==> run F: inputs <==
Design top, start of the top module:
module top(
input clk,
input rst,
input  [31:0] b_rdata,
output [31:0] b_wdata,
output [31:0] addr,
output [3:0] we,
output en,
output rstout
    );
make LEC_CHECK=0 CAP_MARGIN=20 CORE_MARGIN=2 CORE_UTILIZATION=72 CTS_CLUSTER_DIAMETER=28 SETUP_SLACK_MARGIN=0.5 SLEW_MARGIN=20 finish   # period 4.93 ns
run.sh (not shown) runs the stock make flow with config.mk's settings and CLKGATE_MAP_FILE=.
==> run R: changes against run F <==
ABC_AREA = 1   (was unset)
CORE_UTILIZATION = 70   (was 72)
CTS_CLUSTER_DIAMETER = 63   (was 28)
PLACE_DENSITY_LB_ADDON = 0.29   (was unset)
SETUP_SLACK_MARGIN = unset   (was 0.5)
==> flow/constraint.sdc (replaced) <==
create_clock -name core_clock -period 3.16 [get_ports {clk}]
set_input_delay 0.6320 -clock core_clock [delete_from_list [all_inputs] [get_ports {clk}]]
set_output_delay 0.6320 -clock core_clock [all_outputs]
set_load 0.01 [all_outputs]
==> run G: changes against run F <==
CORE_UTILIZATION = 68   (was 72)
CTS_CLUSTER_DIAMETER = unset   (was 28)
SETUP_SLACK_MARGIN = unset   (was 0.5)
==> results <==
- Run G ran to the end with violations: setup timing. Run F finished but failed the layout checks on setup timing. Run R reached the layout checks and failed them: setup timing.
- Register-to-register slack: run F is worse than run G (30 ps).
- Against run R, the combinational power of run G is smaller by about 60%.
- Clock power: run G < run R < run F.
- The highest maximum frequency belongs to run R, the lowest to run F.
- Total power, lowest first: run G, run F, run R.
- Die area, highest first: run R, run G, run F.
- In run R the synthesized cell count is higher than in run F, by about 40%.
- In sequential power, run G and run F hardly differ.
- Sequential share of layout area: run G > run F > run R.
- Core utilization, highest first: run F, run R, run G.

---

==> job 4569 <==
==> flow/design.v <==
module processor(
input   clk,
input   rst,
input   inst_valid,
input   [63:0] p_rdata,
output  reg [31:0] p_wdata,
output  reg done
    );
parameter IDLE = 0;
parameter INST = 1;
parameter ADD  = 2;
parameter SUB  = 3;
parameter MUL  = 4;
parameter TRAN = 5;
parameter DET  = 6;
parameter DONE = 7;
reg [2:0] state,n_state;
reg [4:0] inst;
reg  [6:0] A_0,A_1,A_2,A_3,B_0,B_1,B_2,B_3;
always@(posedge clk or posedge rst) begin
    if(rst) begin
        state <= 0;
    end
    else begin
        state <= n_state;
    end
end
always@(*) begin
    case(state)
    IDLE:begin
        n_state =(inst_valid == 1)? INST : IDLE; 
    end
    INST:begin
        case(inst)
            5'b00001:   n_state = ADD;
            5'b00010:   n_state = SUB;
            5'b00100:   n_state = MUL;
            5'b01000:   n_state = TRAN;
            5'b10000:   n_state = DET;
            default:     n_state = IDLE;
        endcase
    end
    ADD:begin
        n_state = DONE;
    end
    SUB:begin
        n_state = DONE;
    end
    MUL:begin
        n_state = DONE;
    end
    TRAN:begin
        n_state = DONE;
    end
    DET:begin
        n_state = DONE;
    end
    DONE:begin
        n_state = IDLE;
    end
    default:begin
        n_state = IDLE;
    end
    endcase
end
always@(posedge clk) begin
    case(state)
    IDLE:begin
         p_wdata <= 0;
         done    <= 0;
         inst <= (inst_valid == 1)? p_rdata[60:56] : 5'd0;
         A_0  <= (inst_valid == 1)? p_rdata[6:0] : 7'd0;
         A_1  <= (inst_valid == 1)? p_rdata[13:7] : 7'd0;
         A_2  <= (inst_valid == 1)? p_rdata[20:14] : 7'd0;
         A_3  <= (inst_valid == 1)? p_rdata[27:21] : 7'd0;
         B_0  <= (inst_valid == 1)? p_rdata[34:28] : 7'd0;
         B_1  <= (inst_valid == 1)? p_rdata[41:35] : 7'd0;
         B_2  <= (inst_valid == 1)? p_rdata[48:42] : 7'd0;
         B_3  <= (inst_valid == 1)? p_rdata[55:49] : 7'd0;
    end
    INST:begin
    end
    ADD:begin
        p_wdata[6:0]   <= A_0 + B_0;
        p_wdata[13:7]  <= A_1 + B_1;
        p_wdata[20:14] <= A_2 + B_2;
        p_wdata[27:21] <= A_3 + B_3;
        p_wdata[31:28] <= 4'd0;
        done <= 1;
    end
    SUB:begin
        p_wdata[6:0]   <= A_0 - B_0;
        p_wdata[13:7]  <= A_1 - B_1;
        p_wdata[20:14] <= A_2 - B_2;
        p_wdata[27:21] <= A_3 - B_3;
        p_wdata[31:28] <= 4'd0;
        done <= 1;
    end
    MUL:begin
        p_wdata[6:0]     <= (A_0 * B_0) + (A_1 * B_2);
        p_wdata[13:7]    <= (A_0 * B_1) + (A_1 * B_3);
        p_wdata[20:14]   <= (A_2 * B_0) + (A_3 * B_2);
        p_wdata[27:21]   <= (A_2 * B_1) + (A_3 * B_3);
        p_wdata[31:28] <= 4'd0;
        done <= 1;
    end
    TRAN:begin
        p_wdata[6:0]     <= A_0;
        p_wdata[13:7]    <= A_2;
        p_wdata[20:14]   <= A_1;
        p_wdata[27:21]   <= A_3; 
        p_wdata[31:28] <= 4'd0;
        done <= 1;
    end
    DET:begin
        p_wdata[6:0]     <= (A_0 * A_3) - (A_1 * A_2);
        p_wdata[31:6] <= 25'd0;
        done <= 1;
    end
    DONE:begin
        done <= 0;
    end
    default:begin
        p_wdata <= 0;
        done    <= 0;
    end
    endcase
end
endmodule
module controller(
input clk,
input rst,
input done,
input  [31:0] p_wdata,
input  [31:0] b_rdata,
output reg [31:0] b_wdata,
output [63:0] p_rdata,
output reg [31:0] addr,
output reg inst_valid,
output reg [3:0] we,
output reg en
    );
parameter bram_base_addr   = 32'h00000000;  
parameter result_base_addr   =  32'h00000000 ; 
parameter RESET_1     = 0;
parameter RESET_2     = 1;
parameter IDLE      = 2;
parameter R_BEGIN_1 = 3;
parameter R_BEGIN_2 = 4;
parameter READ_1    = 5;
parameter READ_2    = 6;
parameter READ_3    = 7;
parameter READ_4    = 8;
parameter WAIT      = 9;
parameter WRITE_1   = 10;
parameter WRITE_2   = 11;
reg [31:0] data1,data2;
reg start;
reg [3:0]  state,n_state;
reg [31:0] counter_r,counter_w;
reg [31:0] count,count_goal;
assign   p_rdata = {data2,data1};
always@(posedge clk or posedge rst) begin
    if(rst) begin
        state <= RESET_1;
    end
    else begin
        state <= n_state;
    end
end
always@(*) begin
    case(state)
        RESET_1:begin
            n_state = RESET_2;
        end
        RESET_2:begin
            n_state = (count == count_goal)? IDLE : RESET_2;
        end
        IDLE:begin
            n_state = (start)? READ_1 : R_BEGIN_1;
        end
        R_BEGIN_1:begin
             n_state = R_BEGIN_2;
        end
        R_BEGIN_2:begin
             n_state = IDLE;
        end
        READ_1:begin
            n_state = READ_2;
        end
        READ_2:begin
            n_state = READ_3;
        end
        READ_3:begin
            n_state = READ_4;
        end
        READ_4:begin
            n_state = WAIT;
        end
        WAIT:begin
            n_state = (done)? WRITE_1 : WAIT;
        end
        WRITE_1:begin
            n_state = WRITE_2;
        end
        WRITE_2:begin
            n_state = IDLE;
        end 
        default: begin
            n_state = IDLE;
        end 
    endcase
end
always@(posedge clk) begin
    case(state)
        RESET_1:begin
            inst_valid <= 0;
            counter_r    <= 32'd4;
            counter_w    <= 32'd40;
            addr       <= 0;
            we         <= 4'h0;
            en         <= 0;
            start      <= 0;
            data1      <= 0;
            data2      <= 0;
            count      <= 0;
            count_goal <=15; 
            b_wdata    <= 0;
        end 
        RESET_2:begin
            en         <= (count == count_goal)? 1:0;
            count      <= (count == count_goal)? 0 : count +1;
        end
        IDLE:begin
            addr <= (start)? bram_base_addr + counter_r : bram_base_addr;
            we   <= 0;
        end
        R_BEGIN_1:begin
             addr <= addr;
        end
        R_BEGIN_2:begin
              start <= (b_rdata[31] == 1)? 1:0;
        end
        READ_1:begin
            addr <= addr;
            counter_r <= counter_r + 32'd4;
        end
        READ_2:begin
            data1  <= b_rdata;
            addr <= bram_base_addr + counter_r;
        end
        READ_3:begin
            addr <= addr;
            counter_r <= counter_r + 32'd4;
        end
        READ_4:begin
            data2  <= b_rdata;
            counter_r <= counter_r + 32'd4;
        end
        WAIT:begin
            inst_valid <= 1;
            b_wdata    <= (done == 1)? p_wdata : 0;
        end
        WRITE_1:begin
            inst_valid <= 0;
            addr <= result_base_addr + counter_w;
            we   <= 4'hf;
        end
        WRITE_2:begin
            counter_w    <= counter_w + 32'd4;
            we   <= 4'hf;
            start <= 0;
        end 
        default: begin
            inst_valid <= 0;
            counter_r    <= 32'd4;
            counter_w    <= 32'd40;
            addr       <= 0;
            we         <= 4'h0;
            en         <= 0;
            start      <= 0;
            data1      <= 0;
            data2      <= 0;
            count      <= 0;
            count_goal <=15; 
            b_wdata    <= 0;
        end 
    endcase
end
endmodule
`timescale 1ns / 1ps
module top(
input clk,
input rst,
input  [31:0] b_rdata,
output [31:0] b_wdata,
output [31:0] addr,
output [3:0] we,
output en,
output rstout
    );
wire inst_valid;
wire [63:0] p_rdata;
wire [31:0] p_wdata;
wire done;
assign rstout = ~rst;
processor po(
        .clk(clk),
        .rst(rstout),
        .inst_valid(inst_valid),
        .p_rdata(p_rdata),
        .p_wdata(p_wdata),
        .done(done)
    );
controller co(
        .clk(clk),
        .rst(rstout),
        .done(done),
        .p_wdata(p_wdata),
        .b_rdata(b_rdata),
        .b_wdata(b_wdata),   
        .p_rdata(p_rdata),
        .addr(addr),
        .inst_valid(inst_valid),
        .we(we),
        .en(en)
    );
endmodule
==> flow/run.sh <==
#!/bin/bash
# the make line also repeats each setting of config.mk as NAME=value (left out here)
make -C /OpenROAD-flow-scripts/flow DESIGN_CONFIG=/design/flow/config.mk WORK_HOME=/design/flow/orfs CLKGATE_MAP_FILE= finish
==> flow/config.mk <==
export PLATFORM = sky130hd
export DESIGN_NAME = top
export DESIGN_NICKNAME = top
export VERILOG_FILES = /design/flow/design.v
export SDC_FILE = /design/flow/constraint.sdc
export NUM_CORES = 4
export LEC_CHECK = 0
export CAP_MARGIN = 15
export CELL_PAD_IN_SITES_GLOBAL_PLACEMENT = 0
export CORE_ASPECT_RATIO = 1.76
export CORE_MARGIN = 9
export CORE_UTILIZATION = 22
export CTS_CLUSTER_SIZE = 64
export HOLD_SLACK_MARGIN = -0.03
export MAX_ROUTING_LAYER = met4
export SETUP_SLACK_MARGIN = 0.35
export SLEW_MARGIN = 20
==> flow/constraint.sdc <==
create_clock -name core_clock -period 6.0 [get_ports {clk}]
set_input_delay 1.2000 -clock core_clock [delete_from_list [all_inputs] [get_ports {clk}]]
set_output_delay 1.2000 -clock core_clock [all_outputs]
set_load 0.01 [all_outputs]
==> inputs of job 1571, as changes to job 4569 <==
CAP_MARGIN = 20   (was 15)
CELL_PAD_IN_SITES_GLOBAL_PLACEMENT = not set   (was 0)
CORE_ASPECT_RATIO = not set   (was 1.76)
CORE_MARGIN = 2   (was 9)
CORE_UTILIZATION = 72   (was 22)
CTS_CLUSTER_SIZE = 40   (was 64)
GPL_ROUTABILITY_DRIVEN = 1   (was not set)
HOLD_SLACK_MARGIN = not set   (was -0.03)
PLACE_DENSITY = 0.64   (was not set)
SETUP_SLACK_MARGIN = not set   (was 0.35)
==> flow/constraint.sdc (replaced) <==
create_clock -name core_clock -period 4.57 [get_ports {clk}]
set_input_delay 0.9140 -clock core_clock [delete_from_list [all_inputs] [get_ports {clk}]]
set_output_delay 0.9140 -clock core_clock [all_outputs]
set_load 0.01 [all_outputs]
==> inputs of job 9428, as changes to job 4569 <==
CAP_MARGIN = 20   (was 15)
CELL_PAD_IN_SITES_GLOBAL_PLACEMENT = not set   (was 0)
CORE_ASPECT_RATIO = not set   (was 1.76)
CORE_MARGIN = 2   (was 9)
CORE_UTILIZATION = 66   (was 22)
CTS_CLUSTER_SIZE = 25   (was 64)
HOLD_SLACK_MARGIN = not set   (was -0.03)
MAX_ROUTING_LAYER = not set   (was met4)
SETUP_SLACK_MARGIN = 0.72   (was 0.35)
==> flow/constraint.sdc (replaced) <==
create_clock -name core_clock -period 4.43 [get_ports {clk}]
set_input_delay 0.8860 -clock core_clock [delete_from_list [all_inputs] [get_ports {clk}]]
set_output_delay 0.8860 -clock core_clock [all_outputs]
set_load 0.01 [all_outputs]
==> results <==
                                                                    job 1571                 job 4569                  job 9428
Outcome                                             finished with violations  complete, no violations  finished with violations
Reasons for failing layout checks                               setup timing                        -              setup timing
Signal buffers                                                           248                      181                       273
Combinational-cell power consumption                                  334 µW                   273 µW                    338 µW
Total core area                                                    30510 µm²               100200 µm²                 33360 µm²
Area fraction of clock buffers and clock inverters                   0.04620                  0.04473                   0.04343
Register fraction of the total cell area                              0.3693                   0.3662                    0.3560
Final number of setup-violating endpoints                                 12                        0                        13
Share of power burned in the clock network                             0.423                    0.423                     0.421
Met2 layer wire length in the routed design                         27.95 mm                 35.42 mm                  28.65 mm
Die area                                                           32300 µm²               113300 µm²                 35170 µm²
Number of filler instances in the final layout                          1555                    10620                      2012
Critical path depth in cells                                              17                       19                        17
FP Rows                                                                   64                      154                        67
Power and IR drop assume default switching activity.
